==> inputs of run a <==
==> flow/design.v <==
module mult_unsigned #(
		parameter WIDTHA = 16,
		parameter WIDTHB = 24,
		parameter PIPELINE_DEPTH = 4
)
(
	input clk,rst,
	input [WIDTHA -1 :0] A,
	input [WIDTHB -1 :0] B,
	output [WIDTHA + WIDTHB - 1:0] result
);
reg [WIDTHA -1 :0] rA;
reg [WIDTHB -1 :0] rB;
reg [WIDTHA + WIDTHB - 1:0] M [PIPELINE_DEPTH-1:0];
integer i;
always @(posedge clk or posedge rst)
begin
	if (rst) begin
		rA <= 0;
		rB <= 0;
		for (i=0; i<PIPELINE_DEPTH; i=i+1)
		  M[i] <=0;
		end
	else
	begin
		rA <= A;
		rB <= B;
		M[0] <= rA * rB;
		for (i=0; i<PIPELINE_DEPTH-1; i=i+1)
			M[i+1] <= M[i];
	end
end
assign result = M[PIPELINE_DEPTH-1];
endmodule
==> flow/run.sh <==
#!/bin/bash
# the make line also repeats each setting of config.mk as NAME=value (left out here)
make -C /OpenROAD-flow-scripts/flow DESIGN_CONFIG=/design/flow/config.mk WORK_HOME=/design/flow/orfs CLKGATE_MAP_FILE= finish
==> flow/config.mk <==
export PLATFORM = sky130hd
export DESIGN_NAME = mult_unsigned
export DESIGN_NICKNAME = mult_unsigned
export VERILOG_FILES = /design/flow/design.v
export SDC_FILE = /design/flow/constraint.sdc
export NUM_CORES = 4
export LEC_CHECK = 0
export ABC_AREA = 0
export CAP_MARGIN = 20
export CELL_PAD_IN_SITES_GLOBAL_PLACEMENT = 0
export CORE_ASPECT_RATIO = 0.66
export CORE_MARGIN = 5
export CORE_UTILIZATION = 33
export CTS_CLUSTER_DIAMETER = 374
export CTS_CLUSTER_SIZE = 66
export HOLD_SLACK_MARGIN = 0.15
export MAX_ROUTING_LAYER = met4
export MIN_ROUTING_LAYER = met1
export PLACE_DENSITY_LB_ADDON = 0.15
export SETUP_SLACK_MARGIN = 0.09
export SLEW_MARGIN = 5
export TNS_END_PERCENT = 80
==> flow/constraint.sdc <==
create_clock -name core_clock -period 6.13 [get_ports {clk}]
set_input_delay 1.2260 -clock core_clock [delete_from_list [all_inputs] [get_ports {clk}]]
set_output_delay 1.2260 -clock core_clock [all_outputs]
set_load 0.01 [all_outputs]
==> run b: changes against run a <==
==> flow/config.mk (replaced) <==
export PLATFORM = sky130hd
export DESIGN_NAME = mult_unsigned
export DESIGN_NICKNAME = mult_unsigned
export VERILOG_FILES = /design/flow/design.v
export SDC_FILE = /design/flow/constraint.sdc
export NUM_CORES = 4
export LEC_CHECK = 0
export ABC_AREA = 1
export CAP_MARGIN = 20
export CORE_MARGIN = 2
export CORE_UTILIZATION = 72
export PLACE_DENSITY = 0.78
export SETUP_SLACK_MARGIN = 1.28
export SLEW_MARGIN = 20
==> flow/constraint.sdc (replaced) <==
create_clock -name core_clock -period 4.41 [get_ports {clk}]
set_input_delay 0.8820 -clock core_clock [delete_from_list [all_inputs] [get_ports {clk}]]
set_output_delay 0.8820 -clock core_clock [all_outputs]
set_load 0.01 [all_outputs]
==> qor summary <==
| item | run a | run b |
|---|---|---|
| Run status | timing/DRC/antenna clean | aborted with a tool error |
| Stage where the flow stopped | - | 5_1_grt |
| Area of the synthesized netlist per yosys stat | 0.0175 mm2 | 0.0184 mm2 |
| Netlist Area Pre-Place | 0.0175 mm2 | 0.0184 mm2 |
| Full die area | 0.0580 mm2 | 0.0269 mm2 |
| Post-detailed-placement half-perimeter wirelength | 32900 um | 38200 um |
| Cell area reported after detailed placement | 0.0199 mm2 | 0.0212 mm2 |
| Placement Setup Slack | 0.0542 ns | -1.09 ns |
| CTS resizes | 11 | 214 |
| Gate count of the mapped netlist | 1655 | 2087 |
| Post-CTS repair timing setup buffer count | 0 | 64 |
| Post-synthesis compound-gate area fraction | 4.43% | 1.68% |
| Placed cells | 2462 | 2576 |
| Core Box Area | 0.0524 mm2 | 0.0252 mm2 |
| Simple-gate area share of the yosys netlist | 13.3% | 15.0% |
| Number of cells in the yosys synthesis report | 1655 | 2087 |
| Synthesized area divided by synthesized cell count | 10.6 um2 | 8.84 um2 |
| Sequential cell area fraction in the yosys report | 28.5% | 27.1% |
| Arithmetic-cell share of the synthesized area counting full adders, half adders and majority gates | 42.9% | 40.8% |
| Horizontal die size | 294 um | 164 um |
| Library cells used by synthesis | 55 | 23 |
| Top-area cell share | 34.9% | 33.2% |
| Post-synth net total | 2115 | 2547 |
| Core Density at Floorplan | 33.5% | 73.2% |

========
==> lagoon: inputs <==
// mult_unsigned: RTL as listed in full above, without the edits since
==> flow/config.mk <==
export PLATFORM = sky130hd
export DESIGN_NAME = mult_unsigned
export DESIGN_NICKNAME = mult_unsigned
export VERILOG_FILES = /design/flow/design.v
export SDC_FILE = /design/flow/constraint.sdc
export NUM_CORES = 4
export LEC_CHECK = 0
export CAP_MARGIN = 20
export CELL_PAD_IN_SITES_GLOBAL_PLACEMENT = 3
export CORE_ASPECT_RATIO = 1.05
export CORE_MARGIN = 2
export CORE_UTILIZATION = 40
export MAX_ROUTING_LAYER = met4
export MIN_ROUTING_LAYER = met2
export PLACE_DENSITY_LB_ADDON = 0.13
export SLEW_MARGIN = 20
==> flow/constraint.sdc <==
create_clock -name core_clock -period 8.0 [get_ports {clk}]
set_input_delay 1.6000 -clock core_clock [delete_from_list [all_inputs] [get_ports {clk}]]
set_output_delay 1.6000 -clock core_clock [all_outputs]
set_load 0.01 [all_outputs]
run.sh (not shown) runs the stock make flow with config.mk's settings and CLKGATE_MAP_FILE=.
==> zinc: changes against lagoon <==
Settings changed: ABC_AREA set to 1, CELL_PAD_IN_SITES_GLOBAL_PLACEMENT 3 to not set, CORE_ASPECT_RATIO 1.05 to not set, CORE_UTILIZATION 40 to 72, MIN_ROUTING_LAYER met2 to not set, PLACE_DENSITY_LB_ADDON 0.13 to not set.
==> flow/constraint.sdc (replaced) <==
create_clock -name core_clock -period 4.33 [get_ports {clk}]
set_input_delay 0.8660 -clock core_clock [delete_from_list [all_inputs] [get_ports {clk}]]
set_output_delay 0.8660 -clock core_clock [all_outputs]
set_load 0.01 [all_outputs]
==> comparison <==
lagoon ran to the end with no violations. zinc stopped in global routing (5_1_grt) with GRT-0232.
In lagoon the synthesized cell count is lower than in zinc, by about 20%.
In zinc the die area is smaller than in lagoon, by 41%.
Between lagoon and zinc, the lower synthesized area is in lagoon (gap about 5%, measured against zinc).
==> figures <==
metric	zinc	lagoon
Run status	did not finish	timing/DRC/antenna clean
Failing step	global routing (5_1_grt)	-
Post-detail-place hpwl	36900 um	32300 um
Sequential element share of the synthesized area	0.271	0.285
Total Die Area	0.0269 mm^2	0.0456 mm^2
Fraction of synthesized cell area taken by the top area cell type	0.332	0.349
Die boundary width	164 um	208 um
Average footprint of a synthesized cell	8.84 um^2	10.6 um^2
Dpl cells	2569	2235
Netlist cell types	23	55
Die span in y	164 um	219 um
Nets at Floorplan	2547	2115

========
==> v23: inputs <==
// mult_unsigned: RTL as listed in full above, without the edits since
export LEC_CHECK = 0
export CAP_MARGIN = 20
export CELL_PAD_IN_SITES_GLOBAL_PLACEMENT = 1
export CORE_MARGIN = 2
export CORE_UTILIZATION = 40
export CTS_CLUSTER_DIAMETER = 341
export CTS_CLUSTER_SIZE = 99
export HOLD_SLACK_MARGIN = -0.07
export SETUP_SLACK_MARGIN = 1.06
export SLEW_MARGIN = 20
create_clock -name core_clock -period 8.0 [get_ports {clk}]
==> v12: changes against v23 <==
ABC_AREA = 1   (was unset)
CELL_PAD_IN_SITES_GLOBAL_PLACEMENT = unset   (was 1)
CORE_UTILIZATION = 72   (was 40)
CTS_CLUSTER_DIAMETER = unset   (was 341)
CTS_CLUSTER_SIZE = unset   (was 99)
HOLD_SLACK_MARGIN = unset   (was -0.07)
MAX_ROUTING_LAYER = met4   (was unset)
SETUP_SLACK_MARGIN = 1.24   (was 1.06)
==> flow/constraint.sdc (replaced) <==
create_clock -name core_clock -period 4.33 [get_ports {clk}]
set_input_delay 0.8660 -clock core_clock [delete_from_list [all_inputs] [get_ports {clk}]]
set_output_delay 0.8660 -clock core_clock [all_outputs]
set_load 0.01 [all_outputs]
==> v34: changes against v23 <==
ABC_AREA = 1   (was unset)
CELL_PAD_IN_SITES_GLOBAL_PLACEMENT = unset   (was 1)
CORE_UTILIZATION = 72   (was 40)
CTS_CLUSTER_DIAMETER = 39   (was 341)
CTS_CLUSTER_SIZE = unset   (was 99)
HOLD_SLACK_MARGIN = unset   (was -0.07)
PLACE_DENSITY_LB_ADDON = 0.28   (was unset)
SETUP_SLACK_MARGIN = 1.59   (was 1.06)
==> flow/constraint.sdc (replaced) <==
create_clock -name core_clock -period 5.33 [get_ports {clk}]
set_input_delay 1.0660 -clock core_clock [delete_from_list [all_inputs] [get_ports {clk}]]
set_output_delay 1.0660 -clock core_clock [all_outputs]
set_load 0.01 [all_outputs]
==> comparison table <==
metric                                                              v23                         v34             v12
Area of the placeable core                                  0.04317 mm2                 0.02518 mm2     0.02518 mm2
Hold Path Cell Cnt                                                    0                           0               -
Final-layout worst hold slack                                 0.3475 ns                   0.3458 ns               -
TritonCTS clock tree                                               done                        done               -
Chip area                                                   0.04557 mm2                 0.02691 mm2     0.02691 mm2
Cell area after placement                                   0.01888 mm2                 0.02075 mm2     0.02119 mm2
Layout area overhead                                             11.02%                      25.44%               -
Result of the run                               complete, no violations  complete, but fails checks  did not finish
Stage where the flow stopped                                          -                           -  global routing
Reasons for failing layout checks                                     -        negative setup slack               -
Final Hold Viols                                                      0                           0               -
Nets@finish                                                        2156                        2735               -
Synthesized instance count                                         1655                        2087            2087

========
==> trial 4 <==
Starts from the design.v that is shown in full above.
==> flow/config.mk <==
export PLATFORM = sky130hd
export DESIGN_NAME = mult_unsigned
export DESIGN_NICKNAME = mult_unsigned
export VERILOG_FILES = /design/flow/design.v
export SDC_FILE = /design/flow/constraint.sdc
export NUM_CORES = 4
export LEC_CHECK = 0
export CAP_MARGIN = 20
export CORE_MARGIN = 2
export CORE_UTILIZATION = 65
export SLEW_MARGIN = 20
==> flow/constraint.sdc <==
create_clock -name core_clock -period 5.44 [get_ports {clk}]
set_input_delay 1.0880 -clock core_clock [delete_from_list [all_inputs] [get_ports {clk}]]
set_output_delay 1.0880 -clock core_clock [all_outputs]
set_load 0.01 [all_outputs]
==> inputs of build 94, as changes to trial 4 <==
ABC_AREA = 1   (was unset)
CORE_UTILIZATION = 72   (was 65)
MAX_ROUTING_LAYER = met4   (was unset)
SETUP_SLACK_MARGIN = 1.25   (was unset)
==> flow/constraint.sdc (replaced) <==
create_clock -name core_clock -period 4.33 [get_ports {clk}]
set_input_delay 0.8660 -clock core_clock [delete_from_list [all_inputs] [get_ports {clk}]]
set_output_delay 0.8660 -clock core_clock [all_outputs]
set_load 0.01 [all_outputs]
==> run summary <==
Update from the flow run.

The run stopped with a tool error. The commonest cells after synthesis are inv_1, nand2_1, fa_1. The share of synthesized cell area in and, or, nand and nor gates is 15.0%. The report lists the number of standard-cell rows as 58. For this design, Yosys synthesis ends with a cell count of 2087. The first error in the log reads "[ERROR GRT-0232] Routing congestion too high. Check the congestion heatmap in the GUI". According to the floorplan report, the die width is 164 µm. The number of nets in the synthesized netlist is 2547.

According to the floorplan report, the die height is 164 µm. In this run, distinct cell masters in the synthesized netlist total 23. The report lists the number of cells resized after CTS as 213. The weighted congestion at the end of routability-driven global placement is 0.934. The failing step is global routing. The area inside the core boundary is 0.0252 mm².
That was build 94.
==> run summary <==
Implementation results.

The checks that failed: setup timing. The final setup violation count is 22. Across all setup checks in the final design, the least slack found is -0.534 ns. The weighted congestion at the end of routability-driven global placement is 0.911.

The post-CTS resize count is 135. The buffers plus inverters on the worst setup path is 5. The run finished, with violations left. The vertical extent of the die is 168 µm. The fraction of synthesized cell area taken by the top area cell type is 34.9%. The worst reg2reg path startpoint is rA[4]$_DFF_PP0_.

The die outline width is 168 µm. The share of synthesized cell area in and, or, nand and nor gates is 13.3%. Counting instances in the post-synthesis netlist gives the leading cell types as inv_1, fa_1, nand2_1. The area inside the core boundary is 0.0267 mm². The post-synthesis cell count from yosys is 1655.
That was trial 4.

========
==> inputs of run B <==
Starts from the design.v that is shown in full above.
==> flow/config.mk <==
export PLATFORM = sky130hd
export DESIGN_NAME = mult_unsigned
export DESIGN_NICKNAME = mult_unsigned
export VERILOG_FILES = /design/flow/design.v
export SDC_FILE = /design/flow/constraint.sdc
export NUM_CORES = 4
export LEC_CHECK = 0
export ABC_AREA = 1
export CAP_MARGIN = 20
export CORE_MARGIN = 2
export CORE_UTILIZATION = 72
export SLEW_MARGIN = 20
export TNS_END_PERCENT = 100
==> flow/constraint.sdc <==
create_clock -name core_clock -period 5.59 [get_ports {clk}]
set_input_delay 1.1180 -clock core_clock [delete_from_list [all_inputs] [get_ports {clk}]]
set_output_delay 1.1180 -clock core_clock [all_outputs]
set_load 0.01 [all_outputs]
==> run H (differences from run B) <==
ABC_AREA = unset   (was 1)
MAX_ROUTING_LAYER = met4   (was unset)
TNS_END_PERCENT = unset   (was 100)
==> flow/constraint.sdc (replaced) <==
create_clock -name core_clock -period 7.4 [get_ports {clk}]
set_input_delay 1.4800 -clock core_clock [delete_from_list [all_inputs] [get_ports {clk}]]
set_output_delay 1.4800 -clock core_clock [all_outputs]
set_load 0.01 [all_outputs]
==> flow_metrics.rpt <==
=== SYNTHESIS / PLACE & ROUTE SUMMARY ===
----------------------------------------------------
[Status]
  Status ........................ finished clean

[GRT]
  Met2 global-route usage ........................ 55.7%

[STA]
  Final Skew ........................ 0.0191 ns
  Post-route fraction of the period consumed by the critical path ........................ 89.5%

[Yosys]
  XOR/XNOR share of the synthesized area ........................ 1.80%
  Cells after synthesis ........................ 1655

[Routing]
  Iteration-0 DRC count of the detailed router ........................ 925

----------------------------------------------------
-- figures above: run H

==> flow_metrics.rpt <==
=== SYNTHESIS / PLACE & ROUTE SUMMARY ===
----------------------------------------------------
[Status]
  Status ........................ finished clean

[STA]
  Post-route fraction of the period consumed by the critical path ........................ 98.2%
  Pins Over Slew Limit ........................ 0
  Final Skew ........................ 0.0214 ns
  Transition time at the pin with the least slew margin ........................ 1.10 ns

[Cells and area]
  Synthesis-to-layout area growth ........................ 15.2%

[Critical path]
  Total stage count of the critical path ........................ 20

[Yosys]
  XOR/XNOR share of the synthesized area ........................ 1.04%
  Cells after synthesis ........................ 2087

----------------------------------------------------
-- figures above: run B


========
==> inputs of exp/indigo <==
// mult_unsigned: RTL as listed in full above, without the edits since
clock: 11.8 ns
lec_check: 0
abc_area: 1
cap_margin: 20
cell_pad_in_sites_global_placement: 0
core_aspect_ratio: 0.66
core_margin: 5
core_utilization: 59
cts_cluster_diameter: 374
cts_cluster_size: 96
hold_slack_margin: 0.15
max_routing_layer: met4
min_routing_layer: met1
place_density: 0.67
setup_slack_margin: 0.09
slew_margin: 10
tns_end_percent: 95
==> inputs of exp/quartz, as changes to exp/indigo <==
CAP_MARGIN = 10   (was 20)
CORE_ASPECT_RATIO = default   (was 0.66)
CORE_MARGIN = 10   (was 5)
CORE_UTILIZATION = 56   (was 59)
CTS_CLUSTER_DIAMETER = 160   (was 374)
CTS_CLUSTER_SIZE = 100   (was 96)
HOLD_SLACK_MARGIN = 0.21   (was 0.15)
MAX_ROUTING_LAYER = default   (was met4)
PLACE_DENSITY = 0.81   (was 0.67)
TNS_END_PERCENT = 20   (was 95)
==> inputs of exp/delta, as changes to exp/indigo <==
CORE_ASPECT_RATIO = default   (was 0.66)
CORE_MARGIN = 2   (was 5)
CORE_UTILIZATION = 72   (was 59)
CTS_CLUSTER_DIAMETER = default   (was 374)
HOLD_SLACK_MARGIN = 0.21   (was 0.15)
MAX_ROUTING_LAYER = default   (was met4)
TNS_END_PERCENT = 50   (was 95)
==> flow/constraint.sdc (replaced) <==
create_clock -name core_clock -period 5.79 [get_ports {clk}]
set_input_delay 1.1580 -clock core_clock [delete_from_list [all_inputs] [get_ports {clk}]]
set_output_delay 1.1580 -clock core_clock [all_outputs]
set_load 0.01 [all_outputs]
==> comparison table <==
| item | exp/indigo | exp/delta | exp/quartz |
|---|---|---|---|
| Arrival time reported for the critical path endpoint | 6.40 ns | 5.90 ns | 6.41 ns |
| Highest Clock Rate | 164 MHz | 180 MHz | 165 MHz |
| Via count of the first global-routing pass | 13100 | 14300 | 14600 |
| Run status | timing/DRC/antenna clean | timing/DRC/antenna clean | timing/DRC/antenna clean |
| Total routing usage reported by global routing | 26.9% | 35.4% | 22.0% |
| Initial antenna violation count | 0 | 1 | 0 |
| DP Area | 19500 um^2 | 19800 um^2 | 19500 um^2 |
| Final cell area excluding filler cells | 20100 um^2 | 20800 um^2 | 20100 um^2 |
| Fraction of cell area in non-clock buffers | 4.24% | 7.21% | 4.14% |
| Grt met3 use | 8.12% | 7.05% | 3.71% |
| Number of antenna repair diodes | 0 | 2 | 0 |
| Met2 Resource Use GR | 37.3% | 60.0% | 38.3% |
| Worst-path clk slew | 0.08 ns | 0.09 ns | 0.10 ns |
| Core Util at FP | 60.0% | 73.2% | 56.7% |
| Register area | 5000 um^2 | 5050 um^2 | 5000 um^2 |
| Latest clock arrival within the worst-skew pair | 0.46 ns | 0.45 ns | 0.46 ns |
| Routability congestion estimate from global placement | 0.950 | 0.918 | 0.919 |
| Cell count along the critical path | 18 | 22 | 23 |
| Post-route fraction of the period consumed by the critical path | 51.6% | 96.0% | 51.3% |
| Worst r2r src | rA[7]$_DFF_PP0_ | rB[14]$_DFF_PP0_ | rA[1]$_DFF_PP0_ |
| Area of the core | 30700 um^2 | 25200 um^2 | 32500 um^2 |
| Worst slew margin relative to its limit | 23.3% | 25.9% | 24.8% |
